### design/flow/config.mk
export PLATFORM = sky130hd
export DESIGN_NAME = as2650
export DESIGN_NICKNAME = as2650
export VERILOG_FILES = /design/flow/design.v
export SDC_FILE = /design/flow/constraint.sdc
export NUM_CORES = 4
export LEC_CHECK = 0
export ABC_AREA = 1
export CAP_MARGIN = 30
export CELL_PAD_IN_SITES_DETAIL_PLACEMENT = 1
export CORE_ASPECT_RATIO = 0.71
export CORE_MARGIN = 2
export CORE_UTILIZATION = 72
export CTS_CLUSTER_DIAMETER = 231
export GPL_TIMING_DRIVEN = 1
export MAX_ROUTING_LAYER = met4
export MIN_ROUTING_LAYER = met1
export PLACE_DENSITY_LB_ADDON = 0.04
export SLEW_MARGIN = 15
### design/flow/constraint.sdc
create_clock -name core_clock -period 10.3 [get_ports {clk}]
set_input_delay 2.0600 -clock core_clock [delete_from_list [all_inputs] [get_ports {clk}]]
set_output_delay 2.0600 -clock core_clock [all_outputs]
set_load 0.01 [all_outputs]
### design/flow/design.v
`default_nettype none
module as2650(
	input clk,
	input rst,
	input [7:0] bus_in,
	output [7:0] bus_out,
	output le_lo,
	output le_hi,
	output OEb,
	output WEb,
	output bus_dir,
	output IOC,
	output IOD,
	input [6:0] irqs,
	output flag,
	input sense,
	output reg [7:0] ext_io_addr,
	output reg io_bus_cyc,
	output reg io_bus_we,
	output reg [7:0] io_bus_out,
	input [7:0] io_bus_in,
	output [7:0] debug_psl,
	output [7:0] debug_psu,
	output [32:0] la_data_out,
	input wb_hidden_rom_enable,
	output reg cpu_hidden_rom_enable,
	output WE_ram
);
reg trap;
reg [7:0] irqs_latch;
wire [2:0] irq_num = irqs_latch[7] ? 3'h7 : (irqs_latch[6] ? 3'h6 : (irqs_latch[5] ? 3'h5 : (irqs_latch[4] ? 3'h4 : (irqs_latch[3] ? 3'h3 : (irqs_latch[2] ? 3'h2 : (irqs_latch[1] ? 3'h1 : 3'h0))))));
reg [7:0] regs [7:0];
reg [7:0] psu;
assign debug_psu = psu;
assign flag = psu[6];
reg [7:0] psl;
assign debug_psl = psl;
reg [15:0] stack [15:0];
wire [15:0] TOS = stack[psu[3:0] - 1];
reg [12:0] PC;
reg [2:0] page_reg; 
reg [11:0] ivectors_base;
reg [15:0] last_addr;
reg [3:0] cycle;
reg [7:0] insin;
reg [15:0] instruction_args_latch;
reg extend;
reg [1:0] warmup;
reg halted;
wire reset = rst || warmup;
reg indirect_cyc;
reg [1:0] indexed_cyc;
reg [15:0] indirect_target;
reg relative_cyc;
wire [7:0] instruction = cycle == FETCH ? bus_in : insin;
localparam FETCH = 0;
localparam PARAM1 = 1;
localparam PARAM2 = 2;
localparam DATA1 = 3;
localparam IO1 = 4;
localparam IO2 = 5;
localparam INVALID = 6;
localparam HALT = 7;
localparam EXT_IO1 = 8;
localparam EXT_IO2 = 9;
localparam EXT_IO3 = 10;
localparam EXT_IO4 = 11;
localparam INTERRUPT_ACTION1 = 12;
wire [7:0] reg_plus_1 = instr_reg_v + 1;
wire [7:0] reg_minus_1 = instr_reg_v - 1;
wire [1:0] index_control = extend ? 2'b11 : indexed_cyc;
wire [7:0] index = instr_reg_v;
wire is_data_fetch_cycle = relative_cyc || indirect_cyc || cycle == DATA1 || is_interrupt_cycle;
wire is_interrupt_cycle = cycle == INTERRUPT_ACTION1;
wire is_instr_fetch_cycle = (cycle == FETCH || cycle == PARAM1 || cycle == PARAM2) && !is_data_fetch_cycle;
wire le_lo_act = (is_instr_fetch_cycle || is_data_fetch_cycle) && (requested_addr[7:0] != last_addr[7:0] && requested_addr[15:8] == last_addr[15:8]) && !IO_cyc;
assign le_lo = le_lo_act && !reset;
wire le_hi_act = (is_instr_fetch_cycle || is_data_fetch_cycle) && (requested_addr[15:8] != last_addr[15:8]) && !IO_cyc;
assign le_hi = le_hi_act && !reset;
wire [15:0] requested_addr = (cycle == DATA1
								? (indirect_cyc || extend ? instruction_args_latch : {page_reg, instruction_args_latch[12:0]})
								: (is_instr_fetch_cycle ? {page_reg, PC} : (indirect_cyc || relative_cyc ? indirect_target : 0))
									+ (!is_instr_fetch_cycle && cycle == PARAM2 ? 1 : 0))
								+ (indexed_data1 ? index : 0);
wire write_cyc = cycle == DATA1 && is_store || (cycle == PARAM1 && relative_cyc && is_store);
assign OEb = !(((is_instr_fetch_cycle || is_data_fetch_cycle) && last_addr == requested_addr) || (IO_cyc && is_IO_READ)) || reset || write_cyc;
assign WE_ram = write_cyc && !reset && (last_addr == requested_addr);
assign WEb = !(write_cyc || (is_IO_WRITE && cycle == IO1)) || reset || (last_addr != requested_addr && !IO_cyc);
assign bus_out = is_IO_WRITE && IO_cyc ? instr_reg_v : (le_lo_act ? requested_addr[7:0] : (le_hi_act ? requested_addr[15:8] : alu_instr_reg));
assign bus_dir = !(!WEb || le_lo_act || le_hi_act || (is_IO_WRITE && IO_cyc)) || reset;
wire IO_cyc = cycle == IO1 || cycle == IO2;
assign IOC = IO_cyc && !insin[6];
assign IOD = IO_cyc && insin[6];
wire is_RETURN = (instruction[7:2] == 6'b000101 || instruction[7:2] == 6'b001101) && !extend;
wire is_DAR = instruction[7:2] == 6'b100101 && !extend;
wire is_CLR = instruction[7:2] == 6'h31 && !extend;
wire is_EXT = instruction == 8'hB7 && !extend;
wire is_HALT = instruction == 8'h40 && !extend;
wire is_NOP = instruction == 8'hC0 && !extend;
wire is_XCHG = instruction == 8'h91 && !extend;
wire is_MUL = instruction == 8'h90 && !extend;
wire is_ZBR = (instruction == 8'h9B || instruction == 8'hBB) && !extend;
wire is_BXA = (instruction == 8'h9F || instruction == 8'hBF) && !extend;
wire is_LPS = instruction[7:1] == 7'h49 && !extend;
wire is_SPS = instruction[7:1] == 7'h09 && !extend;
wire is_BRANCH = instruction[4:3] == 2'b11;
wire needs_param = (instruction[3:2] == 2'b01 || instruction[3:2] == 2'b10) && !is_RETURN && !is_DAR && !is_CLR && !is_EXT && !extend;
wire needs_2_param = instruction[3:2] == 2'b11 || (extend && instruction[3:2] == 2'b10);
wire is_indexed = ((instruction[3:2] == 2'b11 && instruction_args_latch[14:13] != 2'b00) && !is_BRANCH && !indirect_cyc && !extend) || (extend && (instruction[7:2] == 6'h03 || instruction[7:2] == 6'h33));
wire is_indirect_pre = (instruction[3:2] == 2'b10 || instruction[3:2] == 2'b11) && !indirect_cyc && !extend;
wire is_indirect_p1 = bus_in[7] && is_indirect_pre;
wire is_indirect_p2 = instruction_args_latch[15] && is_indirect_pre;
wire is_store = (instruction[7:4] == 4'hC && !is_NOP && !extend) || (instruction[7:3] == 5'h19 && extend);
wire is_COM = instruction[7:4] == 4'hE && !extend;
wire is_ALU_op = !instruction[4] && !is_store && !is_HALT && !is_COM && (!extend || instruction[3] == 1);
wire is_immediate = instruction[3:2] == 2'b01;
wire is_zero_reg = instruction[3:2] == 2'b00;
wire is_add_sub = instruction[7:5] == 3'h4 || instruction[7:5] == 3'h5;
wire is_relative = instruction[3:2] == 2'b10;
wire is_PUSH = instruction == 8'h10 && !extend;
wire is_POP = instruction == 8'h11 && !extend;
wire is_TPS = instruction[7:1] == 7'h5A && !extend;
wire is_CPS = instruction[7:1] == 7'h3A && !extend;
wire is_PPS = instruction[7:1] == 7'h3B && !extend;
wire is_RRR = instruction[7:2] == 6'h14 && !extend;
wire is_RRL = instruction[7:2] == 6'h34 && !extend;
wire is_TMI = instruction[7:2] == 6'h3D && !extend;
wire is_IO_READ = (instruction[7:2] == 6'h0C || instruction[7:2] == 6'h1C) && !extend;
wire is_IO_WRITE = (instruction[7:2] == 6'h2C || instruction[7:2] == 6'h3C) && !extend;
wire is_CPL = instruction[7:2] == 6'h38 && extend;
wire is_PSHS = instruction == 8'h10 && extend;
wire is_POPS = instruction == 8'h11 && extend;
wire is_SVB = instruction == 8'h12 && extend;
wire is_CHRP = instruction == 8'h13 && extend;
wire is_EXT_IO = (instruction[7:2] == 6'h15 || instruction[7:2] == 6'h35) && !extend;
wire is_TRAP = instruction == 8'h90 && extend;
wire is_CLRT = instruction == 8'h91 && extend;
wire is_LIR = instruction == 8'h92 && extend;
wire is_SIR = instruction == 8'h93 && extend;
wire [2:0] instr_reg_a = {psl[4], instruction[1:0]};
wire [7:0] instr_reg_v = regs[instr_reg_a];
wire [12:0] relative_eff_address_pre = PC + 1 + {bus_in[6], bus_in[6], bus_in[6], bus_in[6], bus_in[6], bus_in[6], bus_in[6:0]};
wire [15:0] relative_eff_address = {page_reg, relative_eff_address_pre};
wire is_CC_BRANCH = instruction[7:4] == 4'h1 || instruction[7:4] == 4'h3 || instruction[7:4] == 4'h9 || instruction[7:4] == 4'hB;
wire is_REG_BRANCH = !is_CC_BRANCH;
wire is_BRANCH_SUB = instruction[7:4] != 4'hF && instruction[5:4] == 2'b11;
wire [7:0] branch_compare_reg = instruction[7:4] == 4'hD ? reg_plus_1 : (instruction[7:4] == 4'hF ? reg_minus_1 : instr_reg_v);
wire should_branch = (is_CC_BRANCH && instruction[7] && psl[7:6] != instruction[1:0]) || (is_CC_BRANCH && !instruction[7] && instruction[1:0] == 2'b11) || (is_CC_BRANCH && !instruction[7] && psl[7:6] == instruction[1:0] || (is_REG_BRANCH && branch_compare_reg != 8'h00)) || is_ZBR || is_BXA;
wire [15:0] zbr_target = {(bus_in[6] ? 10'b0000000111 : 10'h000), bus_in[5:0]};
wire [2:0] r0_a = {psl[4], 2'b00};
wire [2:0] r1_a = {psl[4], 2'b01};
wire [2:0] r2_a = {psl[4], 2'b10};
wire [2:0] r3_a = {psl[4], 2'b11};
assign la_data_out = {halted, regs[r3_a], regs[r2_a], regs[r1_a], regs[r0_a]};
wire [15:0] mul_res = regs[r0_a] * regs[r1_a];
wire [7:0] rrr = psl[3] ? {psl[0], instr_reg_v[7:1]} : {instr_reg_v[0], instr_reg_v[7:1]};
wire [7:0] rrl = psl[3] ? {instr_reg_v[6:0], psl[0]} : {instr_reg_v[6:0], instr_reg_v[7]};
wire indexed_data1 = indexed_cyc && cycle == DATA1;
wire [7:0] alu_instr_reg = indexed_data1 ? regs[r0_a] : instr_reg_v;
wire [7:0] alu_input1 = is_zero_reg ? regs[r0_a] : alu_instr_reg;
wire [7:0] alu_input2 = is_zero_reg ? instr_reg_v : bus_in;
wire [2:0] alu_op = instruction[7:5];
reg [8:0] alu_next;
always @(*) begin
	case(alu_op)
		1: alu_next = {psl[0], alu_input1 ^ alu_input2};
		2: alu_next = {psl[0], alu_input1 & alu_input2};
		3: alu_next = {psl[0], alu_input1 | alu_input2};
		4: alu_next = {1'b0, alu_input1} + {1'b0, alu_input2} + {8'h00, (psl[3] && psl[0])};
		5: alu_next = {1'b0, alu_input1} + {1'b0, ~alu_input2} + {8'h00, (!psl[3] || psl[0])};
		default: alu_next = {psl[0], alu_input2};
	endcase
end
wire next_idc = alu_next[4] != alu_input1[4] ^ (instruction[7:5] == 5 ? ~alu_input2[4] : alu_input2[4]);
wire next_ovf = alu_input1[7] == alu_input2[7] && alu_next[7] != alu_input1[7];
always @(posedge clk) begin
	if(rst || (warmup != 0)) begin
		psl <= 8'h00;
		psu <= 8'h20;  
		cycle <= 4'h0;
		last_addr <= 16'hAAAA;
		insin <= 8'h00;
		instruction_args_latch <= 16'h0000;
		PC <= 13'h0000;
		extend <= 1'b0;
		warmup <= rst ? 2'b11 : warmup - 1;
		halted <= 1'b0;
		indirect_cyc <= 1'b0;
		indirect_target <= 16'h0000;
		relative_cyc <= 1'b0;
		regs[0] <= 8'h00;
		regs[1] <= 8'h00;
		regs[2] <= 8'h00;
		regs[3] <= 8'h00;
		regs[4] <= 8'h00;
		regs[5] <= 8'h00;
		regs[6] <= 8'h00;
		regs[7] <= 8'h00;
		indexed_cyc <= 2'b00;
		page_reg <= 3'b000;
		ivectors_base <= 12'h000;
		chirp_ptr <= 3'b000;
		ext_io_addr <= 8'h00;
		io_bus_cyc <= 1'b0;
		io_bus_we <= 1'b0;
		io_bus_out <= 8'h00;
		trap <= 1'b0;
		cpu_hidden_rom_enable <= wb_hidden_rom_enable;
	end else begin
		psu[7] <= sense;
		if(psl[4]) regs[3'b000] <= regs[3'b100];
		else regs[3'b100] <= regs[3'b000];
		if(le_lo_act) last_addr[7:0] <= requested_addr[7:0];
		if(le_hi_act) last_addr[15:8] <= requested_addr[15:8];
		if(cycle == FETCH) begin
			indirect_cyc <= 1'b0;
			relative_cyc <= 1'b0;
			indexed_cyc <= 2'b00;
			instruction_args_latch <= 16'h0000;
			if(last_addr == requested_addr) begin
				PC <= PC + 1;
				insin <= bus_in;
				if(is_LIR) begin
					instruction_args_latch <= {regs[r3_a], regs[r2_a]};
					cycle <= DATA1;
					extend <= 1'b0;
					insin <= 8'h0C;
				end else if(is_SIR) begin
					instruction_args_latch <= {regs[r3_a], regs[r2_a]};
					cycle <= DATA1;
					extend <= 1'b0;
					insin <= 8'hCC;
				end else if(needs_param || needs_2_param) begin
					if(is_BRANCH && !should_branch) begin
						PC <= PC + (needs_2_param ? 3 : 2);
						cycle <= FETCH;
						if(is_REG_BRANCH) regs[instr_reg_a] <= branch_compare_reg;
					end else cycle <= PARAM1;
				end else begin
					if(is_HALT) halted <= 1'b1;
					extend <= is_EXT;
					if(is_CPL) begin
						regs[instr_reg_a] <= ~instr_reg_v;
					end
					if(is_TRAP) begin
						trap <= 1'b1;
					end
					if(is_CLRT) begin
						trap <= 1'b0;
					end
					if(is_XCHG) begin
						regs[r0_a] <= regs[r1_a];
						regs[r1_a] <= regs[r0_a];
					end
					if(is_PUSH) begin
						stack[psu[3:0]] <= {regs[r1_a], regs[r0_a]};
						psu[3:0] <= psu[3:0] + 1;
					end
					if(is_POP) begin
						regs[r0_a] <= TOS[7:0];
						regs[r1_a] <= TOS[15:8];
						psu[3:0] <= psu[3:0] - 1;
					end
					if(is_PSHS) begin
						stack[psu[3:0]] <= {psu, psl};
						psu[3:0] <= psu[3:0] + 1;
					end
					if(is_POPS) begin
						psl <= TOS[7:0];
						psu <= {TOS[15:12], psu[3:0] - 4'b0001};
					end
					if(is_SVB) begin
						ivectors_base <= {regs[r1_a], regs[r0_a][7:4]};
					end
					if(is_CHRP) begin
						regs[r0_a] <= {1'b0, chirpchar};
						chirp_ptr <= chirp_ptr + 1;
						psl[7:6] <= 2'b01;
					end
					if(is_CLR) begin
						regs[instr_reg_a] <= 8'h00;
					end
					if(is_RETURN) begin
						if(instruction[1:0] == 2'b11 || instruction[1:0] == psl[7:6]) begin
							PC <= TOS[12:0];
							page_reg <= TOS[15:13];
							psu[3:0] <= psu[3:0] - 1;
							if(instruction[5]) psu[5] <= 1'b0;
						end
					end
					if(is_MUL) begin
						regs[r0_a] <= mul_res[7:0];
						regs[r1_a] <= mul_res[15:8];
						psl[7:6] <= mul_res > 32767 ? 'b10 : (mul_res != 0 ? 'b01 : 'b00);
					end
					if(is_COM && is_zero_reg) begin
						perform_compare(regs[r0_a], regs[instr_reg_a]);
					end else if(is_ALU_op && is_zero_reg) begin
						perform_alu_op(r0_a);
					end else if(is_store && !is_NOP && is_zero_reg) begin
						regs[instr_reg_a] <= regs[r0_a];
						set_cc_for(regs[r0_a]);
					end 
					if(is_DAR) begin
						regs[instr_reg_a] <= {regs[instr_reg_a][7:4] + (psl[0] ? 4'h0 : 4'hA), regs[instr_reg_a][3:0] + (psl[5] ? 4'h0 : 4'hA)};
					end 
					if(is_RRR) begin
						if(psl[3]) begin
							psl[0] <= instr_reg_v[0];
							psl[5] <= instr_reg_v[6];
						end
						set_cc_for(rrr);
						regs[instr_reg_a] <= rrr;
					end 
					if(is_RRL) begin
						if(psl[3]) begin
							psl[0] <= instr_reg_v[7];
							psl[5] <= instr_reg_v[4];
						end
						set_cc_for(rrl);
						regs[instr_reg_a] <= rrl;
					end
					if(is_LPS) begin
						if(instruction[0]) psl <= regs[r0_a];
						else psu <= regs[r0_a];
					end
					if(is_SPS) begin
						if(instruction[0]) begin
							regs[r0_a] <= psl;
							set_cc_for(psl);
						end else begin
							regs[r0_a] <= psu;
							set_cc_for(psu);
						end
					end
					cycle <= is_HALT ? HALT : (is_IO_READ || is_IO_WRITE ? IO1 : FETCH);
				end
			end
		end
		if(cycle == PARAM1) begin
			if(last_addr == requested_addr) begin
				if(is_instr_fetch_cycle) PC <= PC + 1;
				if(is_immediate || relative_cyc) begin
					if(is_store) begin
					end else if(is_ALU_op) begin
						perform_alu_op(instr_reg_a);
					end else begin
						if(is_TPS) begin
							if(((instruction[0] ? psl : psu) & bus_in) == bus_in) psl[7:6] <= 2'b00;
							else psl[7:6] <= 2'b01;
						end
						if(is_CPS) begin
							if(instruction[0]) psl <= psl & ~bus_in;
							else psu <= psu & ~bus_in;
						end
						if(is_PPS) begin
							if(instruction[0]) psl <= psl | bus_in;
							else psu <= psu | bus_in;
						end
						if(is_EXT_IO) begin
							ext_io_addr <= bus_in;
						end
						if(is_COM) begin
							perform_compare(alu_instr_reg, bus_in);
						end
						if(is_TMI) begin
							if((instr_reg_v & bus_in) == instr_reg_v) psl[7:6] <= 2'b00;
							else psl[7:6] <= 2'b01;
						end
					end
					cycle <= is_EXT_IO ? EXT_IO1 : FETCH;
					extend <= 1'b0;
					relative_cyc <= 1'b0;
				end else if(needs_2_param || indirect_cyc) begin
					cycle <= PARAM2;
				end else if(is_relative && is_indirect_p1) begin
					indirect_target <= is_ZBR ? zbr_target : relative_eff_address;
					indirect_cyc <= 1'b1;
				end else if(is_relative && !is_indirect_p1) begin
					if(is_BRANCH) begin
						if(is_ZBR) perform_branch(zbr_target);
						else perform_branch(relative_eff_address);
						extend <= 1'b0;
						cycle <= FETCH;
					end else begin
						relative_cyc <= 1'b1;
						indirect_target <= relative_eff_address;
					end
				end
				instruction_args_latch[15:8] <= bus_in;
			end
		end
		if(cycle == PARAM2) begin
			if(last_addr == requested_addr) begin
				if(is_instr_fetch_cycle) PC <= PC + 1;
				if(!indirect_cyc && instruction_args_latch[14:13] != 2'b00 && !is_BRANCH) begin
					indexed_cyc <= is_indexed ? instruction_args_latch[14:13] : 2'b00;
					regs[instr_reg_a] <= !is_indexed || instruction_args_latch[14:13] == 2'b11 || extend ? regs[instr_reg_a] : (instruction_args_latch[14:13] == 2'b01 ? reg_plus_1 : reg_minus_1);
				end
				if(is_indirect_p2 && !indirect_cyc) begin
					indirect_cyc <= 1'b1;
					indirect_target <= is_BRANCH ? {page_reg[2], instruction_args_latch[14:8], bus_in} : {page_reg, instruction_args_latch[12:8], bus_in};
					cycle <= PARAM1;
				end else if(is_BRANCH) begin
					if(instruction == 8'h1F) begin
						cpu_hidden_rom_enable <= 1'b0;
					end
					perform_branch((indirect_cyc || extend ? {instruction_args_latch[15:8], bus_in} : {page_reg[2], instruction_args_latch[14:8], bus_in}) + (is_BXA ? {8'h00, regs[r3_a]} : 16'h0000));
					cycle <= FETCH;
					extend <= 1'b0;
				end else cycle <= DATA1;
				instruction_args_latch[7:0] <= bus_in;
			end
		end
		if(cycle == DATA1) begin
			if(last_addr == requested_addr) begin
				indirect_cyc <= 1'b0;
				indexed_cyc <= 2'b00;
				instruction_args_latch <= 16'h0000;
				if(is_store) begin
				end else if(is_COM) begin
					perform_compare(alu_instr_reg, bus_in);
				end else if(is_ALU_op) begin
					perform_alu_op(indexed_data1 ? r0_a : instr_reg_a);
				end
				cycle <= FETCH;
				extend <= 1'b0;
			end
		end
		if(cycle == IO1) begin
			cycle <= IO2;
		end
		if(cycle == IO2) begin
			if(is_IO_READ) begin
				regs[instr_reg_a] <= bus_in;
				psl[7:6] <= bus_in > 127 ? 2'b10 : (bus_in == 0 ? 2'b00 : 2'b01);
			end
			cycle <= FETCH;
		end
		if(cycle == EXT_IO1) begin
			io_bus_cyc <= 1'b0;
			io_bus_out <= instr_reg_v;
			io_bus_we <= instruction[7];
			cycle <= EXT_IO2;
		end
		if(cycle == EXT_IO2) begin
			io_bus_cyc <= 1'b1;
			cycle <= EXT_IO3;
		end
		if(cycle == EXT_IO3) begin
			cycle <= EXT_IO4;
		end
		if(cycle == EXT_IO4) begin
			io_bus_cyc <= 1'b0;
			if(!instruction[7]) begin
				regs[instr_reg_a] <= io_bus_in;
				set_cc_for(io_bus_in);
			end
			io_bus_we <= 1'b0;
			cycle <= FETCH;
		end
		if(cycle == INTERRUPT_ACTION1) begin
			insin <= 8'h3F;
			indirect_cyc <= 1'b1;
			indirect_target <= {ivectors_base, irq_num, 1'b0};
			psu[5] <= 1'b1;
			cycle <= PARAM1;
		end
		if(cycle == HALT || (cycle == FETCH && last_addr != requested_addr)) begin
			if(irqs != 0 && !psu[5]) begin
				irqs_latch <= {irqs[6], irqs[5], irqs[4], trap, irqs[3], irqs[2], irqs[1], irqs[0]};
				cycle <= INTERRUPT_ACTION1;
			end
		end
	end
end
task set_cc_for(input [7:0] val);
	begin
		psl[7:6] <= val > 127 ? 'b10 : (val != 0 ? 'b01 : 'b00);
	end
endtask
task perform_alu_op(input [2:0] targ_reg);
	begin
		regs[targ_reg] <= alu_next[7:0];
		psl[0] <= alu_next[8];
		set_cc_for(alu_next[7:0]);
		if(is_add_sub) begin
			psl[5] <= next_idc;
			psl[2] <= next_ovf;
		end
	end
endtask
task perform_compare(input [7:0] in1, input [7:0] in2);
	begin
		if(in1 == in2) psl[7:6] <= 2'b00;
		else if(psl[1] || in1[7] == in2[7]) begin
			if(in1 > in2) psl[7:6] <= 2'b01;
			else if(in1 < in2) psl[7:6] <= 2'b10;
		end else psl[7:6] <= in1[7] ? 2'b10 : 2'b01;
	end
endtask
task perform_branch(input [15:0] target);
	begin
			if(is_BRANCH_SUB) begin
				stack[psu[3:0]] <= {page_reg, indirect_cyc || is_interrupt_cycle ? PC : PC + 13'h0001};
				psu[3:0] <= psu[3:0] + 1;
			end
			PC <= target[12:0];
			page_reg <= target[15:13];
			if(is_REG_BRANCH) regs[instr_reg_a] <= branch_compare_reg;
	end
endtask
reg [2:0] chirp_ptr;
reg [6:0] chirpchar;
always @(*) begin
	case(chirp_ptr)
		0: chirpchar = 7'h43;
		1: chirpchar = 7'h68;
		2: chirpchar = 7'h69;
		3: chirpchar = 7'h72;
		4: chirpchar = 7'h70;
		5: chirpchar = 7'h21;
		6: chirpchar = 13;
		7: chirpchar = 10;
	endcase
end
endmodule
### design/flow/run.sh
#!/bin/bash
# the make line also repeats each setting of config.mk as NAME=value (left out here)
make -C /OpenROAD-flow-scripts/flow DESIGN_CONFIG=/design/flow/config.mk WORK_HOME=/design/flow/orfs CLKGATE_MAP_FILE= finish
==> results of run 1 <==
## metrics by stage
stage	total power, mW	hold WS (ns)	cells
after floorplan	2.38	0.394	4725
after global placement	2.57	0.396	5346
==> results.txt, run 1 <==
Notes from the flow run.

Floorplan:
- The run puts the number of placed I/O pins at between 100 and 150.
- The run puts the site row count at 67.
- The run gives the placeable core region as around 0.048 mm^2.
- The run puts the horizontal die dimension at 265 um.
- The run puts the area of the die at between 0.05 and 0.06 mm^2.
- The run puts the initial core utilization at 73.5%.
- The run puts the die extent in y at 190 um.

Synthesis:
- The run gives the leading register cell type out of synthesis as edfxtp_1.
- The run puts the number of library cell types mapped by synthesis at ~70.
- The run puts the warning count from the yosys run at 1.
- Ranked by instance count, the synthesized netlist is headed by nand2_1 (1033), nor2_1 (545), inv_1 (505), o21ai_0 (400), edfxtp_1 (330).
- Counting flops with an async set or reset pin after synthesis yields a share of 0%.
- The run gives the parity-gate share of the synthesized area counting xor and xnor cells as under 10%.
- The run puts the number of synthesized register bits at 477.
- The run puts the post-synthesis average cell area at ~7.4 um^2.
- The run puts the cell count in the Yosys report at between 4000 and 5000.
- The run gives the adder-cell share of the synthesized area as around 7.1%.
- In the synthesized netlist, the dominant kind of combinational cell is simple AND/OR/NAND/NOR gates.
- Summing the areas of all and, or, nand and nor instances in the mapped netlist gives 24.7% of the synthesized area.
- At floorplan, the net count of the design was reported as 4923.
- The run puts the chip area line of the yosys report at between 0.03 and 0.04 mm^2.
- The run gives the instance tally after logic synthesis as ~4700.
- The post-synth count of flops with an enable pin is about 330.
- For this run, the register share of the synthesized area comes to around 37%.
- Yosys reports the multiplexer fraction of the synthesized area as less than 1%.
- The synthesized design spends more area on one cell type than any other, namely edfxtp_1.
- The run puts the share of the synthesized area in the top cell type at 28.4%.
- The run gives the cell area after technology mapping as ~0.035 mm^2.
- Sorting the synthesized cells by area gives the leading types as edfxtp_1 (28%), nand2_1 (11%), dfxtp_1 (8.4%).
- The most frequently used library cell after synthesis is nand2_1.
- The run puts the area share of and-or/or-and cells after synthesis at a little under 20%.

Placed design:
- The run puts the count of buffers from port buffering at around 110.
- The run puts the final estimated routing congestion in global placement at 1.27.

Run status:
- The run gives the halt point of the flow as 3_5_place_dp.
- The tool reported: "[ERROR DPL-0033] detailed placement checks failed during check placement".
- The flow did not finish.
==> inputs of run 2 (changes only) <==
ABC_AREA = not set   (was 1)
CORE_ASPECT_RATIO = 1.12   (was 0.71)
CORE_MARGIN = 5   (was 2)
CORE_UTILIZATION = 31   (was 72)
CTS_CLUSTER_DIAMETER = not set   (was 231)
GPL_TIMING_DRIVEN = 0   (was 1)
PLACE_DENSITY_LB_ADDON = 0.27   (was 0.04)
SETUP_SLACK_MARGIN = 0.98   (was not set)
clock period = 16.2 ns   (was 10.3 ns; I/O delays follow)
==> results.txt, run 2 <==
Observations from the implementation run.

STA:
- The run gives the achievable clock frequency as 67.6 MHz.
- The run puts the slack of the critical path at 1.40 ns.
- Across all hold checks on the routed design, the worst slack comes to roughly 0.46 ns.
- The run puts the worst-margin pin slew at approximately 1.2 ns.
- The routed design could run at a clock period as short as 14.80 ns.
- Headroom to the max-slew limit came out at roughly a fifth.
- The run puts the clock tree skew after final layout at 0.0809 ns.
- The run gives the final tally of setup violations as 0.
- The run puts the final-layout setup total negative slack at 0 ns.
- The run puts the number of hold-slack violations in the final timing report at 0.
- The run puts the number of pins exceeding their max-slew limit in the final report at 0.
- Setup repair after global routing left no endpoint under its margin.
- The run gives the final critical-path share of the clock period as 91.4%.

Power and ir drop:
- The flow reported a cell area power density of approximately 73 mW/mm^2.
- Looking at the group totals, the largest power group turns out to be registers.
- For the clock group, total power comes out at around 1.3 mW.
- The run puts the portion of total power attributed to sequential cells at roughly 45%.
- The run gives the internal power component as 2.08 mW.
- The run gives the net switching power of the design as 818 uW.
- The run puts the power in sequential cells at between 1 and 1.5 mW.
- The run puts the combinational power share at between 10% and 20%.
- The run gives the worst IR drop on VDD as 0.0954 mV.
- The run gives the combinational power as 320 uW.
- Per report_power, the clock group accounts for 44.1% of the total.
- The run gives the switching fraction of total power as between 20% and 30%.
- The run puts the reported leakage power at 13.9 nW.

Placed design:
- The run gives the pre-CTS setup slack as -0.105 ns.
- The run puts the final estimated routing congestion in global placement at 1.08 (was 1.27).
- The run gives the instance count after placement with tap cells included as 5399.
- The run puts the count of buffers from port buffering at 111 (unchanged).
- In the placement report, post-DP HPWL is listed as ~140000 um.
- The run puts the cell area after placement at 0.0380 mm^2.

Hold path:
- The run gives the instance count along the most critical hold path as 1.
- The tightest min-delay check is of the register to register type.
- The run gives the worst min-delay path endpoint as cycle[10].
- STA lists the startpoint of the worst hold path as cycle[5].

Synthesis:
- The net count after synthesis came to 3976 (was 4923).
- The share of async-settable or async-resettable flops after synthesis was 0% (unchanged).
- The run puts the post-synthesis average cell area at 9.04 um^2 (was 7.39 um^2).
- The most common cell in the synthesized netlist was nor2_1 (was nand2_1).
- The run gives the area share of and-or/or-and cells after synthesis as 20.2% (was 19.8%).
- The run gives the leading register cell type out of synthesis as edfxtp_1 (unchanged).
- The run puts the share of the yosys chip area belonging to registers at 37.6% (was 36.8%).
- Most frequent cells after synthesis: nor2_1 (421), nand2_1 (360), edfxtp_1 (330), a21oi_1 (299), o21ai_0 (205) (was nand2_1 (1033), nor2_1 (545), inv_1 (505), o21ai_0 (400), edfxtp_1 (330)).
- The run puts the number of synthesized register bits at 477 (unchanged).
- The cell taking the most area after synthesis is edfxtp_1 (unchanged).
- The run gives the instance tally after logic synthesis as 3778 (was 4725).
- The run puts the chip area line of the yosys report at 0.0341 mm^2 (was 0.0349 mm^2).
- The adder-cell share of the synthesized area came to 7.21% (was 7.05%).
- The largest combinational cell category by area is AND-OR/OR-AND gates (was simple AND/OR/NAND/NOR gates).
- The run puts the cell area after technology mapping at 0.0341 mm^2 (was 0.0349 mm^2).
- The run puts the warning count from the yosys run at 1 (unchanged).
- The run puts the number of library cell types mapped by synthesis at 92 (was 71).
- The post-synthesis mux area share was 9.43% (was 0.802%).
- The run puts the simple-gate share of the synthesized area at 17.2% (was 24.7%).
- The run gives the share of the synthesized area in the top cell type as 29.0% (was 28.4%).
- The run puts the parity-gate share of the synthesized area counting xor and xnor cells at 3.56% (was 2.23%).
- The cell count in the Yosys report came to 3778 (was 4725).
- Largest cells by area after synthesis: edfxtp_1 (29%), dfxtp_1 (8.6%), ha_1 (4.7%) (was edfxtp_1 (28%), nand2_1 (11%), dfxtp_1 (8.4%)).
- The run puts the count of flip-flops with a built-in enable after synthesis at 330 (unchanged).

CTS:
- The H-tree was split into 2 levels.
- TritonCTS reports the number of clock sinks as roughly 480.
- The run gives the root buffer cell as clkbuf_16.
- TritonCTS built the clock tree.
- The run gives the maximum buffer depth of the clock tree as 3.
- The run puts the clock insertion delay at the later pin of the skew report at 0.72 ns.
- Looking at the worst setup and hold paths, the clock pins of their registers show a slew of ~0.060 ns.
- The run gives the total CTS buffers as 54.
- The run puts the total setup buffers inserted after CTS at 0.

GRT:
- The run gives the total track usage as 31.1%.
- The run gives the wire length of the first global-routing pass as 257000 um.
- The run gives the residual overflow from global routing as 0.
- The run gives the number of antenna violations at the first check in global routing as 7.
- The run gives the via count of the first global-routing pass as between 30000 and 40000.
- Entering global routing, the biggest net connects 19 pins.

Run:
- The run gives the reported max-cap violation count as 0.
- The run puts the number of warnings in the stage logs at slightly above 50.

Setup path:
- In this run the critical register-to-register path is captured at stack[3][0].
- The run gives the category of the worst setup path launch point as an input port.
- The run puts the total buffers and inverters traversed by the critical path at 8.
- Walking the critical path from launch to capture passes 26 cell instances.
- For this design, the slowest cell found on the critical path is clkdlybuf4s50_1.
- In this design, the largest share of critical-path delay is due to buffers and inverters.
- The run gives the largest incremental delay on the critical path as around 0.57 ns.
- The worst-case reg-to-reg setup slack stands at 5.61 ns.
- The run gives the launch instance of the worst register-to-register path as psl[4].
- Looking at the critical path, the highest net fanout was 10.
- The critical path is of the input port to output pin type.
- For reference, the critical path is captured by bus_out[5].
- The run puts the arrival time reported for the critical path endpoint at ~12 ns.
- STA classifies the critical path endpoint as an output pin.
- Tracing the worst setup path back leads to its startpoint at bus_in[0].
- The run gives the depth of the worst register-to-register path as 26.
- STA puts the critical path data required time at around 13 ns.

Routing:
- The pre-antenna-repair detailed-routing pass consisted of 8 iterations.
- Signal routing reaches up to met4.
- The run puts the count of antenna-violating nets left after detailed routing at 0.
- Per the detail_route report, routed wire per instance is roughly 33 um.
- The routed design shows a via density per instance of roughly 6.3.
- The run gives the count of vias placed by the detailed router as approximately 35000.
- The run gives the detailed router's first-iteration violation count as 4882.
- The run puts the amount of wire on met3 after detailed routing at 17500 um.
- The script parses the final routing iteration and logs DRC violations as 0.
- After detailed routing, the met2 layer carries about 80000 um of wire.
- The routed wirelength on the met1 layer is recorded as about 70000 um.
- Per the detailed-route log, wirelength across all metal layers totals approximately 180000 um.

Floorplan:
- The initial core utilization is 31.3% (was 73.5%).
- The site row count came to 128 (was 67).
- The run gives the number of placed I/O pins as 112 (unchanged).
- The run gives the die extent in y as 361 um (was 190 um).
- The horizontal die dimension was 324 um (was 265 um).
- The run puts the area of the die at 0.117 mm^2 (was 0.0503 mm^2).
- The placeable core region is 0.109 mm^2 (was 0.0475 mm^2).

Layout:
- The run puts the tally of non-filler cells in the final layout at about 5500.
- The run gives the synthesis-to-finish area growth as 17.2%.
- The run gives the final net count as between 4000 and 5000.
- Summing all non-filler instances in the final layout gives an area of between 0.04 and 0.05 mm^2.

Run status:
- Result of the run: no timing/DRC/antenna violations (was stopped before the end).
==> run 2: cell type report <==
cell class / count / area [um^2]
plain buffers: 242 / 968
well taps: 1430 / 1790
clock buffers: 65 / 1430
flip-flops and latches: 477 / 12900
diodes: 7 / 17.5
clock inverters: 34 / 364
fillers: 12700 / 69000
inverters: 182 / 684
multi-input cells: 2877 / 19900
repair buffers: 205 / 2020
==> run 2: timing repair <==
item	CTS	global route
hold buffers	0	0
setup endpoints to repair	13	11
gates resized	15	6
gates cloned	0	0
endpoints found under the hold margin	0	0
==> run 2: per-layer routing <==
metal,GRT usage (%),vias to the layer above
met5,-,-
met4,21.0,0
met3,5.65,624
met2,45.5,2218
met1,39.1,17500
li1,-,14600
==> run 2: metrics by stage <==
step / total power, mW / utilization, %
after floorplan: 1.48 / -
after global placement: 1.61 / 34.0
after detailed placement: 1.63 / 34.9
after CTS: 2.89 / 36.5
after global routing: 2.97 / 36.7
final: 2.90 / 36.7
==> inputs of run 3 (changes only) <==
CAP_MARGIN = 20   (was 30)
CELL_PAD_IN_SITES_DETAIL_PLACEMENT = not set   (was 1)
CORE_ASPECT_RATIO = not set   (was 1.12)
CORE_MARGIN = 2   (was 5)
CORE_UTILIZATION = 51   (was 31)
CTS_CLUSTER_SIZE = 28   (was not set)
GPL_TIMING_DRIVEN = not set   (was 0)
HOLD_SLACK_MARGIN = 0.3   (was not set)
MAX_ROUTING_LAYER = not set   (was met4)
MIN_ROUTING_LAYER = not set   (was met1)
PLACE_DENSITY_LB_ADDON = not set   (was 0.27)
SETUP_SLACK_MARGIN = 1.39   (was 0.98)
SLEW_MARGIN = 20   (was 15)
clock period = 8.19 ns   (was 16.2 ns; I/O delays follow)
==> results.txt, run 3 <==
Observations from the implementation run.

Routing:
- The run puts the first-pass iteration count of the detailed router at 14 (was 8).
- The run puts the detailed-route vias per instance at 7.39 (was 6.34).
- The average routed wire per standard cell is 35.2 um (was 33.3 um).
- The detailed router's first-iteration violation count is 7231 (was 4882).
- The count of vias placed by the detailed router came to 37400 (was 35000).
- The run puts the final wirelength at 179000 um (was 184000 um).
- The run gives the number of remaining DRC errors as 0 (unchanged).
- The count of antenna-violating nets left after detailed routing was 0 (unchanged).

GRT:
- The run puts the number of antenna violations at the first check in global routing at 14 (was 7).
- The run puts the pin count of the biggest net entering global routing at 74 (was 19).
- The run puts the wire length of the first global-routing pass at 249000 um (was 257000 um).
- The run gives the met3 track demand over resource in global routing as 19.3% (was 5.65%).
- The most heavily used metal layer in global routing was met2 (unchanged).
- The run gives the global routing met1 resource utilization as 60.0% (was 39.1%).
- The run gives the total track usage as 49.3% (was 31.1%).
- The residual overflow from global routing was 0 (unchanged).
- The met2 track utilization from global routing came to 70.7% (was 45.5%).
- The via count of the first global-routing pass is 35600 (was 34600).

Setup path:
- Listed in order, past its start point the critical path passes or4_1 > nor2_1 > a22oi_1 > xnor2_1 > o21ai_0 > ha_1 > o21ai_2 > o21a_1 > o31ai_4 > buf_6 > a21oi_2 > nand3b_1 > o31ai_2 > buf_4 > xor2_2 > o211a_1 > nand4_1 > or3_4 > buf_6 > o211ai_1 > o211ai_1 > o21ai_1 > buf_2.
- The run gives the terminus of the critical flop-to-flop path as stack[7][2] (was stack[3][0]).
- The timing startpoint of the critical path is indirect_cyc (was bus_in[0]).
- The run gives the worst endpoint required time as 6.55 ns (was 12.96 ns).
- The run gives the largest incremental delay on the critical path as 0.57 ns (about the same).
- The depth of the worst register-to-register path was 38 (was 26).
- The run gives the launch instance of the worst register-to-register path as indirect_cyc (was psl[4]).
- The run gives the destination of the critical timing path as bus_out[3] (was bus_out[5]).
- The category of the worst setup path launch point is a register (was input port).
- The run gives the biggest fanout along the worst timing path as 8 (was 10).
- The class of the most critical setup path is register to output pin (was input port to output pin).
- The count of cell instances traversed by the critical path came to 23 (was 26).
- The run gives the critical path endpoint category as an output pin (unchanged).
- The run puts the total buffers and inverters traversed by the critical path at 4 (was 8).
- The run gives the setup slack of the most critical reg-to-reg path as 0.73 ns (was 5.61 ns).
- The run puts the arrival time reported for the critical path endpoint at 6.35 ns (was 11.56 ns).
- The cell family with the largest share of critical-path delay was AND-OR/OR-AND gates (was buffers and inverters).
- The master of the slowest instance on the critical path is or4_1 (was clkdlybuf4s50_1).

CTS:
- The run gives the deepest level of the CTS H-tree as 2 (unchanged).
- The clock-pin slew reported for the worst setup and hold paths after clock tree synthesis was 0.06 ns (about the same).
- The post-cts hold buffer count is 0 (unchanged).
- The run puts the clock insertion delay at the later pin of the skew report at 0.68 ns (was 0.72 ns).
- The run gives the total CTS buffers as 52 (was 54).
- The run gives the CTS sink count as 477 (unchanged).
- The run gives the CTS tree as built (unchanged).
- The run puts the maximum buffer depth of the clock tree at 3 (unchanged).
- The root buffer cell is clkbuf_16 (unchanged).

Synthesis:
- The simple-gate share of the synthesized area is 17.2% (unchanged).
- The run gives the share of async-settable or async-resettable flops after synthesis as 0% (unchanged).
- The run puts the share of the synthesized area in the top cell type at 29.0% (unchanged).
- The cell taking the most area after synthesis was edfxtp_1 (unchanged).
- The run puts the warning count from the yosys run at 1 (unchanged).
- Largest cells by area after synthesis: edfxtp_1 (29%), dfxtp_1 (8.6%), ha_1 (4.7%) (unchanged).
- The run gives the chip area line of the yosys report as 0.0341 mm^2 (unchanged).
- The cell count in the Yosys report came to 3778 (unchanged).
- The run gives the share of the yosys chip area belonging to registers as 37.6% (unchanged).
- The run puts the count of flip-flops with a built-in enable after synthesis at 330 (unchanged).
- The post-synthesis mux area share was 9.43% (unchanged).
- The most common cell in the synthesized netlist is nor2_1 (unchanged).
- The run gives the adder-cell share of the synthesized area as 7.21% (unchanged).
- The net count after synthesis is 3976 (unchanged).
- The area share of and-or/or-and cells after synthesis came to 20.2% (unchanged).
- The run gives the post-synthesis average cell area as 9.04 um^2 (unchanged).
- The run gives the number of synthesized register bits as 477 (unchanged).
- The instance tally after logic synthesis came to 3778 (unchanged).
- The number of library cell types mapped by synthesis was 92 (unchanged).
- The leading register cell type out of synthesis is edfxtp_1 (unchanged).
- The largest combinational cell category by area is AND-OR/OR-AND gates (unchanged).
- The run puts the parity-gate share of the synthesized area counting xor and xnor cells at 3.56% (unchanged).
- The cell area after technology mapping came to 0.0341 mm^2 (unchanged).
- Most frequent cells after synthesis: nor2_1 (421), nand2_1 (360), edfxtp_1 (330), a21oi_1 (299), o21ai_0 (205) (unchanged).

Layout:
- The post-route standard cell area excluding fillers is 0.0425 mm^2 (was 0.0400 mm^2).
- The run puts the final net count at 4350 (was 4237).
- The synthesis-to-finish area growth came to 24.5% (was 17.2%).
- The run puts the end-of-flow core utilization at 64.4% (was 36.7%).
- The run gives the number of inserted filler cells in the final layout as 5271 (was 12700).
- The tally of non-filler cells in the final layout was 5067 (was 5519).

Power and ir drop:
- The net switching power of the design came to 1.58 mW (was 818 uW).
- The run gives the fraction of power consumed by the clock network as 44.5% (was 44.1%).
- The top power group is the clock network (was registers).
- The run gives the switching fraction of total power as 27.2% (was 28.2%).
- The run gives the portion of total power attributed to sequential cells as 44.3% (was 44.9%).
- The run gives the power density normalized to cell area as 137 mW/mm^2 (was 72.5 mW/mm^2).
- The combinational power is 653 uW (was 320 uW).
- The run puts the worst IR drop on VDD at 0.298 mV (was 0.0954 mV).
- The run puts the total clock network power at 2.59 mW (was 1.28 mW).
- The run gives the power in sequential cells as 2.58 mW (was 1.30 mW).
- The run gives the combinational power share as 11.2% (was 11.0%).
- The run gives the reported leakage power as 15.6 nW (was 13.9 nW).
- The run puts the internal power component at 4.23 mW (was 2.08 mW).

Floorplan:
- The run gives the initial core utilization as 51.7% (was 31.3%).
- The run gives the die extent in y as 263 um (was 361 um).
- The run gives the horizontal die dimension as 263 um (was 324 um).
- The run puts the number of placed I/O pins at 112 (unchanged).
- The run gives the placeable core region as 0.0660 mm^2 (was 0.109 mm^2).
- The site row count is 94 (was 128).
- The area of the die is 0.0690 mm^2 (was 0.117 mm^2).

STA:
- The run gives the number of hold-slack violations in the final timing report as 0 (unchanged).
- RSZ-0062 raised after global routing: true (was false).
- The clock period could shrink to around 8.0 ns.
- The clock tree skew after final layout is 0.0921 ns (was 0.0809 ns).
- The run puts the number of pins exceeding their max-slew limit in the final report at 0 (unchanged).
- The final-layout setup total negative slack is 0 ns (unchanged).
- The headroom to the max-slew limit was 13.3% (was 19.7%).
- The run gives the smallest hold slack as 0.468 ns (was 0.461 ns).
- The run puts the final tally of setup violations at 0 (unchanged).
- The run gives the worst-margin pin slew as 1.30 ns (was 1.17 ns).
- Derived from the worst setup path, the maximum achievable clock frequency is around 130 MHz.
- The run puts the final critical-path share of the clock period at 97.6% (was 91.4%).

Placed design:
- The run gives the final estimated routing congestion in global placement as 1.13 (was 1.08).
- The run puts the count of buffers from port buffering at 111 (unchanged).
- The cell area after placement came to 0.0383 mm^2 (was 0.0380 mm^2).
- The instance count after placement with tap cells included is 4839 (was 5399).
- The placed wire-length estimate was 123000 um (was 144000 um).

Hold path:
- The origin of the worst min-delay path is cycle[5] (unchanged).
- The worst min-delay path endpoint is cycle[10] (unchanged).
- The instance count along the most critical hold path was 1 (unchanged).
- The kind of path behind the tightest hold check is register to register (unchanged).

Run status:
- Result of the run: no timing/DRC/antenna violations (unchanged).

Run:
- The run gives the number of warnings in the stage logs as 55 (was 51).
- The reported max-cap violation count is 0 (unchanged).
==> run 3: timing repair <==
| action | in CTS | in global routing |
|---|---|---|
| resized | 269 | 168 |
| buffers inserted | 69 | 37 |
| endpoints found under the setup margin | 739 | 738 |
| gates cloned | 12 | 5 |
| pin swaps | 50 | 64 |
==> run 3: final cells by class <==
cell class / count / area (um^2) / area share, %
multi-input combinational: 2877 / 20900 / 49.2
clock buffer: 58 / 1350 / 3.16
timing repair buffer: 562 / 5090 / 12.0
inverter: 182 / 696 / 1.64
sequential: 477 / 12900 / 30.2
tap: 864 / 1080 / 2.54
clock inverter: 40 / 503 / 1.18
antenna: 7 / 17.5 / 0.0412
==> run 3: routing by layer <==
layer	wire length, um	part of all wire (%)	up-vias
li1	-	-	14900
met1	60900	34	17800
met2	72200	40	3654
met3	28300	16	1101
met4	17000	9.5	14
met5	95	0.053	-
==> run 3: through the flow <==
step,setup WS (ns),power (mW)
floorplan,0.819,2.92
global placement,-0.458,3.18
detailed placement,-0.520,3.19
CTS,0.279,5.74
global route,0.0361,5.89
finish,0.200,5.82
==> inputs of run 4 (changes only) <==
ABC_AREA = 0   (was not set)
CELL_PAD_IN_SITES_GLOBAL_PLACEMENT = 3   (was not set)
CORE_MARGIN = 9   (was 2)
CORE_UTILIZATION = 48   (was 51)
CTS_CLUSTER_SIZE = 75   (was 28)
GPL_TIMING_DRIVEN = 0   (was not set)
HOLD_SLACK_MARGIN = not set   (was 0.3)
MAX_ROUTING_LAYER = met4   (was not set)
PLACE_DENSITY_LB_ADDON = 0.1   (was not set)
SETUP_SLACK_MARGIN = not set   (was 1.39)
SLEW_MARGIN = 10   (was 20)
TNS_END_PERCENT = 65   (was not set)
clock period = 24.2 ns   (was 8.19 ns; I/O delays follow)
==> results.txt, run 4 <==
Notes from the flow run.

Run status:
- Result of the run: stopped before the end (was no timing/DRC/antenna violations).
- Progress stopped at 3_1_place_gp_skip_io.
- The first error in the log reads "[ERROR FLW-0024] Place density exceeds 1.0 (current PLACE_DENSITY_LB_ADDON =  0.1). Please check if the value of  PLACE_DENSITY_LB_ADDON is between 0 and 0.99".

Synthesis:
- The largest combinational cell category by area was AND-OR/OR-AND gates (unchanged).
- The run puts the simple-gate share of the synthesized area at 17.2% (unchanged).
- The run gives the adder-cell share of the synthesized area as 7.21% (unchanged).
- The run gives the net count after synthesis as 3976 (unchanged).
- The run puts the instance tally after logic synthesis at 3778 (unchanged).
- The run gives the share of the synthesized area in the top cell type as 29.0% (unchanged).
- The cell taking the most area after synthesis was edfxtp_1 (unchanged).
- The run puts the share of the yosys chip area belonging to registers at 37.6% (unchanged).
- The parity-gate share of the synthesized area counting xor and xnor cells came to 3.56% (unchanged).
- The run puts the chip area line of the yosys report at 0.0341 mm^2 (unchanged).
- The run puts the post-synthesis mux area share at 9.43% (unchanged).
- The run gives the most common cell in the synthesized netlist as nor2_1 (unchanged).
- The warning count from the yosys run was 1 (unchanged).
- The run gives the leading register cell type out of synthesis as edfxtp_1 (unchanged).
- The run puts the cell count in the Yosys report at 3778 (unchanged).
- The run puts the post-synthesis average cell area at 9.04 um^2 (unchanged).
- The count of flip-flops with a built-in enable after synthesis came to 330 (unchanged).
- The run puts the number of library cell types mapped by synthesis at 92 (unchanged).
- The run gives the number of synthesized register bits as 477 (unchanged).
- Largest cells by area after synthesis: edfxtp_1 (29%), dfxtp_1 (8.6%), ha_1 (4.7%) (unchanged).
- The run puts the area share of and-or/or-and cells after synthesis at 20.2% (unchanged).
- The run puts the share of async-settable or async-resettable flops after synthesis at 0% (unchanged).
- The run puts the cell area after technology mapping at 0.0341 mm^2 (unchanged).
- Most frequent cells after synthesis: nor2_1 (421), nand2_1 (360), edfxtp_1 (330), a21oi_1 (299), o21ai_0 (205) (unchanged).

Floorplan:
- The die extent in y was 285 um (was 263 um).
- The area of the die is 0.0811 mm^2 (was 0.0690 mm^2).
- The site row count is 97 (was 94).
- The run gives the initial core utilization as 48.6% (was 51.7%).
- The run puts the placeable core region at 0.0703 mm^2 (was 0.0660 mm^2).
- The horizontal die dimension was 285 um (was 263 um).
==> inputs of run 5 (changes only) <==
ABC_AREA = not set   (was 0)
CAP_MARGIN = 30   (was 20)
CELL_PAD_IN_SITES_DETAIL_PLACEMENT = 0   (was not set)
CELL_PAD_IN_SITES_GLOBAL_PLACEMENT = not set   (was 3)
CORE_ASPECT_RATIO = 1.12   (was not set)
CORE_MARGIN = 2   (was 9)
CORE_UTILIZATION = 71   (was 48)
CTS_CLUSTER_SIZE = not set   (was 75)
GPL_TIMING_DRIVEN = 1   (was 0)
MIN_ROUTING_LAYER = met1   (was not set)
PLACE_DENSITY_LB_ADDON = 0.27   (was 0.1)
SETUP_SLACK_MARGIN = 0.98   (was not set)
SLEW_MARGIN = 15   (was 10)
TNS_END_PERCENT = not set   (was 65)
clock period = 8.28 ns   (was 24.2 ns; I/O delays follow)
==> results.txt, run 5 <==
Notes from the flow run.

CTS:
- Per the TritonCTS log, the buffer count is 48.
- The number of clock sinks came to approximately 480.
- Hold repair after CTS inserted 0 buffers.
- Per the CTS log, the buffer count on the longest clock path is 3.
- The tree is rooted in a clkbuf_16.
- The run gives the deepest level of the CTS H-tree as 2.

Synthesis:
- The area share of and-or/or-and cells after synthesis was 20.2% (unchanged).
- Most frequent cells after synthesis: nor2_1 (421), nand2_1 (360), edfxtp_1 (330), a21oi_1 (299), o21ai_0 (205) (unchanged).
- The run puts the number of library cell types mapped by synthesis at 92 (unchanged).
- The post-synthesis average cell area is 9.04 um^2 (unchanged).
- The cell taking the most area after synthesis is edfxtp_1 (unchanged).
- The run gives the post-synthesis mux area share as 9.43% (unchanged).
- The run gives the share of the synthesized area in the top cell type as 29.0% (unchanged).
- The run puts the count of flip-flops with a built-in enable after synthesis at 330 (unchanged).
- The run puts the parity-gate share of the synthesized area counting xor and xnor cells at 3.56% (unchanged).
- The run gives the simple-gate share of the synthesized area as 17.2% (unchanged).
- Largest cells by area after synthesis: edfxtp_1 (29%), dfxtp_1 (8.6%), ha_1 (4.7%) (unchanged).
- The most common cell in the synthesized netlist is nor2_1 (unchanged).
- The leading register cell type out of synthesis was edfxtp_1 (unchanged).
- The number of synthesized register bits came to 477 (unchanged).
- The run puts the share of the yosys chip area belonging to registers at 37.6% (unchanged).
- The chip area line of the yosys report was 0.0341 mm^2 (unchanged).
- The run puts the cell area after technology mapping at 0.0341 mm^2 (unchanged).
- The run gives the warning count from the yosys run as 1 (unchanged).
- The instance tally after logic synthesis was 3778 (unchanged).
- The run puts the adder-cell share of the synthesized area at 7.21% (unchanged).
- The run gives the largest combinational cell category by area as AND-OR/OR-AND gates (unchanged).
- The run puts the share of async-settable or async-resettable flops after synthesis at 0% (unchanged).
- The net count after synthesis was 3976 (unchanged).
- The run gives the cell count in the Yosys report as 3778 (unchanged).

Floorplan:
- 112 I/O pins were placed.
- The run gives the horizontal die dimension as 211 um (was 285 um).
- The run puts the die extent in y at 236 um (was 285 um).
- The site row count is 85 (was 97).
- The run gives the placeable core region as 0.0478 mm^2 (was 0.0703 mm^2).
- The initial core utilization came to 71.5% (was 48.6%).
- The area of the die is 0.0499 mm^2 (was 0.0811 mm^2).

GRT:
- The run gives the residual overflow from global routing as 29.
- The run puts the total track usage at roughly three quarters.

Placed design:
- The run puts the count of buffers from port buffering at roughly 110.
- The run puts the instance count after placement with tap cells included at about 4500.
- The run puts the final estimated routing congestion in global placement at around 1.3.
- The run puts the placed wire-length estimate at 103000 um.

Run status:
- The halt point of the flow is 5_1_grt (was 3_1_place_gp_skip_io).
- Stop err: [ERROR GRT-0232] Routing congestion too high. Check the congestion heatmap in the GUI (was [ERROR FLW-0024] Place density exceeds 1.0 (current PLACE_DENSITY_LB_ADDON =  0.1). Please check if the value of  PLACE_DENSITY_LB_ADDON is between 0 and 0.99.).
- Result of the run: stopped before the end (unchanged).
## run 5: metrics by stage
step	setup slack, ns	util, %	area [um^2]	setup TNS, ns
2_1_floorplan	0.873	-	34500	0
3_3_place_gp	-0.225	77.8	37200	-1.74
3_5_place_dp	-0.476	77.9	37200	-4.28
4_1_cts	0.488	82.0	39200	0
## run 5: what timing repair did
item | CTS
hold endpoints to repair | 0
pin swaps | 21
buffers inserted | 45
gates cloned | 1
resized | 89
endpoints found under the setup margin | 618
## run 5: layer usage
metal | global-route usage (%) | overflow
met3 | 63.1 | 3
met2 | 86.0 | 6
met4 | 67.0 | 19
met5 | - | -
met1 | 75.8 | 1
==> inputs of run 6 (changes only) <==
ABC_AREA = 1   (was not set)
CELL_PAD_IN_SITES_DETAIL_PLACEMENT = 1   (was 0)
CORE_ASPECT_RATIO = 0.67   (was 1.12)
CORE_MARGIN = 5   (was 2)
CORE_UTILIZATION = 59   (was 71)
CTS_CLUSTER_SIZE = 48   (was not set)
GPL_ROUTABILITY_DRIVEN = 0   (was not set)
HOLD_SLACK_MARGIN = 0.12   (was not set)
MAX_ROUTING_LAYER = met5   (was met4)
SETUP_SLACK_MARGIN = -0.81   (was 0.98)
SLEW_MARGIN = 0   (was 15)
clock period = 14.3 ns   (was 8.28 ns; I/O delays follow)
==> results.txt, run 6 <==
Notes from the flow run.

Synthesis:
- The run gives the share of the synthesized area in the top cell type as 28.4% (was 29.0%).
- The run puts the post-synthesis mux area share at 0.802% (was 9.43%).
- Most frequent cells after synthesis: nand2_1 (1033), nor2_1 (545), inv_1 (505), o21ai_0 (400), edfxtp_1 (330) (was nor2_1 (421), nand2_1 (360), edfxtp_1 (330), a21oi_1 (299), o21ai_0 (205)).
- The run gives the leading register cell type out of synthesis as edfxtp_1 (unchanged).
- The most common cell in the synthesized netlist is nand2_1 (was nor2_1).
- The parity-gate share of the synthesized area counting xor and xnor cells came to 2.23% (was 3.56%).
- The cell taking the most area after synthesis was edfxtp_1 (unchanged).
- The largest combinational cell category by area is simple AND/OR/NAND/NOR gates (was AND-OR/OR-AND gates).
- The run puts the area share of and-or/or-and cells after synthesis at 19.8% (was 20.2%).
- Largest cells by area after synthesis: edfxtp_1 (28%), nand2_1 (11%), dfxtp_1 (8.4%) (was edfxtp_1 (29%), dfxtp_1 (8.6%), ha_1 (4.7%)).
- The adder-cell share of the synthesized area came to 7.05% (was 7.21%).
- The run gives the net count after synthesis as 4923 (was 3976).
- The run puts the count of flip-flops with a built-in enable after synthesis at 330 (unchanged).
- The run gives the share of async-settable or async-resettable flops after synthesis as 0% (unchanged).
- The run puts the chip area line of the yosys report at 0.0349 mm^2 (was 0.0341 mm^2).
- The run gives the cell count in the Yosys report as 4725 (was 3778).
- The run puts the number of synthesized register bits at 477 (unchanged).
- The run puts the number of library cell types mapped by synthesis at 71 (was 92).
- The run gives the cell area after technology mapping as 0.0349 mm^2 (was 0.0341 mm^2).
- The instance tally after logic synthesis came to 4725 (was 3778).
- The run gives the post-synthesis average cell area as 7.39 um^2 (was 9.04 um^2).
- The share of the yosys chip area belonging to registers is 36.8% (was 37.6%).
- The simple-gate share of the synthesized area came to 24.7% (was 17.2%).
- The run puts the warning count from the yosys run at 1 (unchanged).

CTS:
- The total CTS buffers was 48 (unchanged).
- The run puts the deepest level of the CTS H-tree at 2 (unchanged).
- The run gives the root buffer cell as clkbuf_16 (unchanged).
- The run puts the total setup buffers inserted after CTS at 0 (was 45).
- The CTS sink count was 477 (unchanged).
- The run puts the post-cts repair resize count at 0 (was 89).
- The run puts the maximum buffer depth of the clock tree at 3 (unchanged).
- The post-cts hold buffer count came to 0 (unchanged).

Placed design:
- The run gives the pre-CTS setup slack as 0.852 ns (was -0.476 ns).
- The run gives the count of buffers from port buffering as 111 (unchanged).
- The run puts the cell area after placement at 0.0370 mm^2 (was 0.0372 mm^2).
- The run puts the placed wire-length estimate at 142000 um (was 103000 um).

Floorplan:
- The initial core utilization was 59.2% (was 71.5%).
- The run puts the die extent in y at 209 um (was 236 um).
- The run puts the placeable core region at 0.0590 mm^2 (was 0.0478 mm^2).
- The horizontal die dimension is 307 um (was 211 um).
- The number of placed I/O pins came to 112 (unchanged).
- The run gives the area of the die as 0.0643 mm^2 (was 0.0499 mm^2).
- The run gives the site row count as 73 (was 85).

Run status:
- Stop err: [ERROR GRT-0116] Global routing finished with congestion. Check the congestion regions in the DRC Viewer (was [ERROR GRT-0232] Routing congestion too high. Check the congestion heatmap in the GUI.).
- The halt point of the flow was 5_1_grt (unchanged).
- Result of the run: stopped before the end (unchanged).

GRT:
- The run gives the total track usage as 72.6%.
- The run gives the residual overflow from global routing as 6.
## run 6: per-layer routing
layer  GRT usage [%]  GRT overflow
met5            40.3             0
met4            66.5             5
met3            60.5             0
met2            84.9             1
met1            75.1             0
## run 6: stage by stage
| stage | hold WS [ns] | power [mW] | std cells |
|---|---|---|---|
| after global placement | 0.399 | 1.85 | 5495 |
| after detailed placement | 0.430 | 1.89 | 5513 |
| after CTS | 0.433 | 3.38 | 5600 |
| after floorplan | 0.394 | 1.71 | 4725 |
==> inputs of run 7 (changes only) <==
ABC_AREA = not set   (was 1)
CELL_PAD_IN_SITES_DETAIL_PLACEMENT = 0   (was 1)
CORE_ASPECT_RATIO = 1.12   (was 0.67)
CORE_MARGIN = 2   (was 5)
CORE_UTILIZATION = 55   (was 59)
CTS_CLUSTER_SIZE = not set   (was 48)
GPL_ROUTABILITY_DRIVEN = not set   (was 0)
HOLD_SLACK_MARGIN = not set   (was 0.12)
MAX_ROUTING_LAYER = met4   (was met5)
PLACE_DENSITY_LB_ADDON = not set   (was 0.27)
SETUP_SLACK_MARGIN = 0.98   (was -0.81)
SLEW_MARGIN = 15   (was 0)
clock period = 8.2 ns   (was 14.3 ns; I/O delays follow)
==> results.txt, run 7 <==
Observations from the implementation run.

Synthesis:
- Largest cells by area after synthesis: edfxtp_1 (29%), dfxtp_1 (8.6%), ha_1 (4.7%) (was edfxtp_1 (28%), nand2_1 (11%), dfxtp_1 (8.4%)).
- The run puts the share of the synthesized area in the top cell type at 29.0% (was 28.4%).
- The run puts the number of library cell types mapped by synthesis at 92 (was 71).
- Most frequent cells after synthesis: nor2_1 (421), nand2_1 (360), edfxtp_1 (330), a21oi_1 (299), o21ai_0 (205) (was nand2_1 (1033), nor2_1 (545), inv_1 (505), o21ai_0 (400), edfxtp_1 (330)).
- The cell taking the most area after synthesis was edfxtp_1 (unchanged).
- The number of synthesized register bits was 477 (unchanged).
- The run gives the cell count in the Yosys report as 3778 (was 4725).
- The leading register cell type out of synthesis was edfxtp_1 (unchanged).
- The cell area after technology mapping was 0.0341 mm^2 (was 0.0349 mm^2).
- The chip area line of the yosys report is 0.0341 mm^2 (was 0.0349 mm^2).
- The run gives the instance tally after logic synthesis as 3778 (was 4725).
- The area share of and-or/or-and cells after synthesis came to 20.2% (was 19.8%).
- The run gives the warning count from the yosys run as 1 (unchanged).
- The run gives the post-synthesis mux area share as 9.43% (was 0.802%).
- The parity-gate share of the synthesized area counting xor and xnor cells came to 3.56% (was 2.23%).
- The run gives the count of flip-flops with a built-in enable after synthesis as 330 (unchanged).
- The run gives the post-synthesis average cell area as 9.04 um^2 (was 7.39 um^2).
- The run puts the share of async-settable or async-resettable flops after synthesis at 0% (unchanged).
- The simple-gate share of the synthesized area came to 17.2% (was 24.7%).
- The run gives the adder-cell share of the synthesized area as 7.21% (was 7.05%).
- The share of the yosys chip area belonging to registers came to 37.6% (was 36.8%).
- The most common cell in the synthesized netlist was nor2_1 (was nand2_1).
- The run gives the largest combinational cell category by area as AND-OR/OR-AND gates (was simple AND/OR/NAND/NOR gates).
- The run puts the net count after synthesis at 3976 (was 4923).

STA:
- The run gives the final-layout setup total negative slack as 0 ns.
- The pin closest to its max-slew limit shows a slew of about 1.2 ns.
- The run puts the achievable clock frequency at around 130 MHz.
- The run gives the headroom to the max-slew limit as 20.6%.
- In the final report, the number of hold violations comes to 0.
- Setup repair after global routing could not meet its margin everywhere.
- In the final report, the number of pins over their slew limit comes to 0.
- The end-of-flow timing check tallies setup violations at 0.
- The run gives the slack of the critical path as roughly 0.34 ns.
- The run puts the clock tree skew after final layout at between 0.04 and 0.05 ns.
- The run gives the final critical-path required period as just under 8 ns.
- The run gives the final critical-path share of the clock period as between 90% and 100%.

Hold path:
- The run gives the kind of path behind the tightest hold check as register to register.
- The run puts the instance count along the most critical hold path at 1.
- The run gives the origin of the worst min-delay path as cycle[5].
- The path with the worst hold slack has its endpoint at cycle[10].

GRT:
- The run puts the number of antenna violations at the first check in global routing at 8.
- The run gives the most heavily used metal layer in global routing as met2.
- The run gives the met2 track utilization from global routing as about 76%.
- The run gives the via count of the first global-routing pass as 35500.
- The run gives the total track usage as approximately 54%.
- Summed over all layers, the global routing overflow is 0.
- In the global route stage, met1 resource usage came out at 61.2%.
- The run puts the wire length of the first global-routing pass at 243000 um.
- Entering global routing, the biggest net connects approximately 44 pins.
- The run puts the met3 track demand over resource in global routing at between 20% and 30%.

Setup path:
- The worst-case reg-to-reg setup slack stands at about 0.83 ns.
- The run gives the largest incremental delay on the critical path as ~0.55 ns.
- The run gives the cell with the most instances on the worst path as buf_4.
- For the worst reg-to-reg path, the endpoint reported by OpenROAD is chirpchar[0].
- The run gives the class of the most critical setup path as register to output pin.
- The run puts the depth of the worst register-to-register path at 28.
- The run gives the total buffers and inverters traversed by the critical path as 6.
- The run gives the count of cell instances traversed by the critical path as 24.
- The run puts the worst endpoint required time at ~6.6 ns.
- The run gives the critical path endpoint category as an output pin.
- Per STA, the endpoint of the critical path is bus_out[6].
- The critical path goes through buf_4 > or4_1 > buf_4 > nor2_4 > a22oi_1 > xnor2_1 > o21ai_0 > ha_4 > o21ai_2 > o21a_1 > o31ai_4 > a311oi_1 > o31ai_1 > buf_4 > xor2_2 > o211a_1 > nand4_1 > buf_4 > buf_6 > nor3_4 > and2_4 > a21oi_2 > a21oi_2 > buf_2.
- On the critical path the largest part of the delay comes from AND-OR/OR-AND gates.
- The run gives the category of the worst setup path launch point as a register.
- The run gives the timing startpoint of the critical path as cycle[3].
- The run puts the biggest fanout along the worst timing path at 12.
- On the critical path the data arrives at between 6 and 7 ns.
- On the critical path, the stage with the largest delay is an instance of xnor2_1.
- For the worst reg-to-reg path, the startpoint reported by OpenROAD is cycle[3].

CTS:
- The run gives the CTS tree as built.
- The deepest level of the CTS H-tree is 2 (unchanged).
- The run gives the CTS sink count as 477 (unchanged).
- The total CTS buffers came to 50 (was 48).
- The run gives the clock-pin slew reported for the worst setup and hold paths after clock tree synthesis as approximately 0.060 ns.
- The run puts the maximum buffer depth of the clock tree at 3 (unchanged).
- The run puts the clock insertion delay at the later pin of the skew report at about 0.67 ns.
- The run gives the root buffer cell as clkbuf_16 (unchanged).

Layout:
- The run gives the post-route standard cell area excluding fillers as 0.0404 mm^2.
- Once layout is complete, the utilization of the core stands at approximately 66%.
- The run gives the number of inserted filler cells in the final layout as 4729.
- In this run the layout overhead on the synthesized area is reported as 18.5%.
- The run gives the final net count as between 4000 and 5000.

Power and ir drop:
- The run gives the power in sequential cells as between 2 and 3 mW.
- For this design the total switching power over the nets is around 1.5 mW.
- The run puts the combinational power at approximately 630 uW.
- The run puts the worst IR drop on VDD at between 0.2 and 0.25 mV.
- The run puts the total clock network power at 2.35 mW.
- Per the OpenROAD power report, leakage power amounts to 14.7 nW.
- The largest part of the power goes to registers.
- The run gives the combinational power share as 11.3%.
- The run puts the power density normalized to cell area at between 100 and 150 mW/mm^2.
- The power report attributes to the clock group a share of approximately 42%.
- The internal power of the cells totals about 4 mW.
- The run gives the overall power of the completed layout as approximately 5.6 mW.
- Sequential cells account for a little under half of the total power.
- The run puts the switching fraction of total power at between 20% and 30%.

Floorplan:
- The horizontal die dimension is 239 um (was 307 um).
- The run puts the number of placed I/O pins at 112 (unchanged).
- The die extent in y is 268 um (was 209 um).
- The initial core utilization is 55.6% (was 59.2%).
- The run gives the area of the die as 0.0641 mm^2 (was 0.0643 mm^2).
- The site row count was 96 (was 73).
- The run gives the placeable core region as 0.0614 mm^2 (was 0.0590 mm^2).

Routing:
- The run gives the final wirelength as 172000 um.
- The script logs the ratio of routed vias to standard cells as 7.57.
- The run gives the first-pass iteration count of the detailed router as 15.
- In this run, the number of DRC markers left after iteration 0 of detailed routing was 7440.
- The run gives the number of remaining DRC errors as 0.
- Dividing the detail-routed wire length by the instance count gives between 30 and 40 um.
- Nets still carrying antenna violations after routing amount to 0.
- The run puts the count of vias placed by the detailed router at about 37000.

Run:
- The run puts the number of warnings in the stage logs at between 50 and 60.
- The run gives the reported max-cap violation count as 0.

Placed design:
- The run gives the cell area after placement as 0.0380 mm^2 (was 0.0370 mm^2).
- The run gives the final estimated routing congestion in global placement as 1.15.
- The pre-CTS setup slack came to -0.482 ns (was 0.852 ns).
- The placed wire-length estimate is 123000 um (was 142000 um).
- The run puts the count of buffers from port buffering at 111 (unchanged).

Run status:
- Result of the run: no timing/DRC/antenna violations (was stopped before the end).
==> run 7: final cells by class <==
class,instances,area [um^2],share of cell area (%)
well taps,833,1040,2.58
inverters,182,697,1.72
diodes,13,32.5,0.0804
clock buffers,63,1330,3.29
repair buffers,455,3770,9.33
clock inverters,29,310,0.767
flip-flops and latches,477,12900,31.8
multi-input cells,2877,20400,50.4
==> run 7: repair_timing <==
| action | CTS | global route |
|---|---|---|
| buffers inserted | 22 | 13 |
| hold buffers | 0 | 0 |
| setup endpoints to repair | 508 | 393 |
| resized | 113 | 50 |
| pin swaps | 24 | 30 |
==> run 7: through the flow <==
| step | std cells | hold slack [ns] |
|---|---|---|
| CTS | 4900 | 0.470 |
| floorplan | 3778 | 0.409 |
| finish | 4929 | 0.471 |
| global route | 4922 | 0.493 |
| global placement | 4780 | 0.437 |
| detailed placement | 4786 | 0.453 |
==> run 7: routing by layer <==
metal  share of wire (%)  routed length (um)
met5                   0                   0
met4                  11               19500
met3                  16               27600
met2                  41               69800
met1                  32               55100
Power figures rest on the tool's default switching activity, not on a simulated workload.
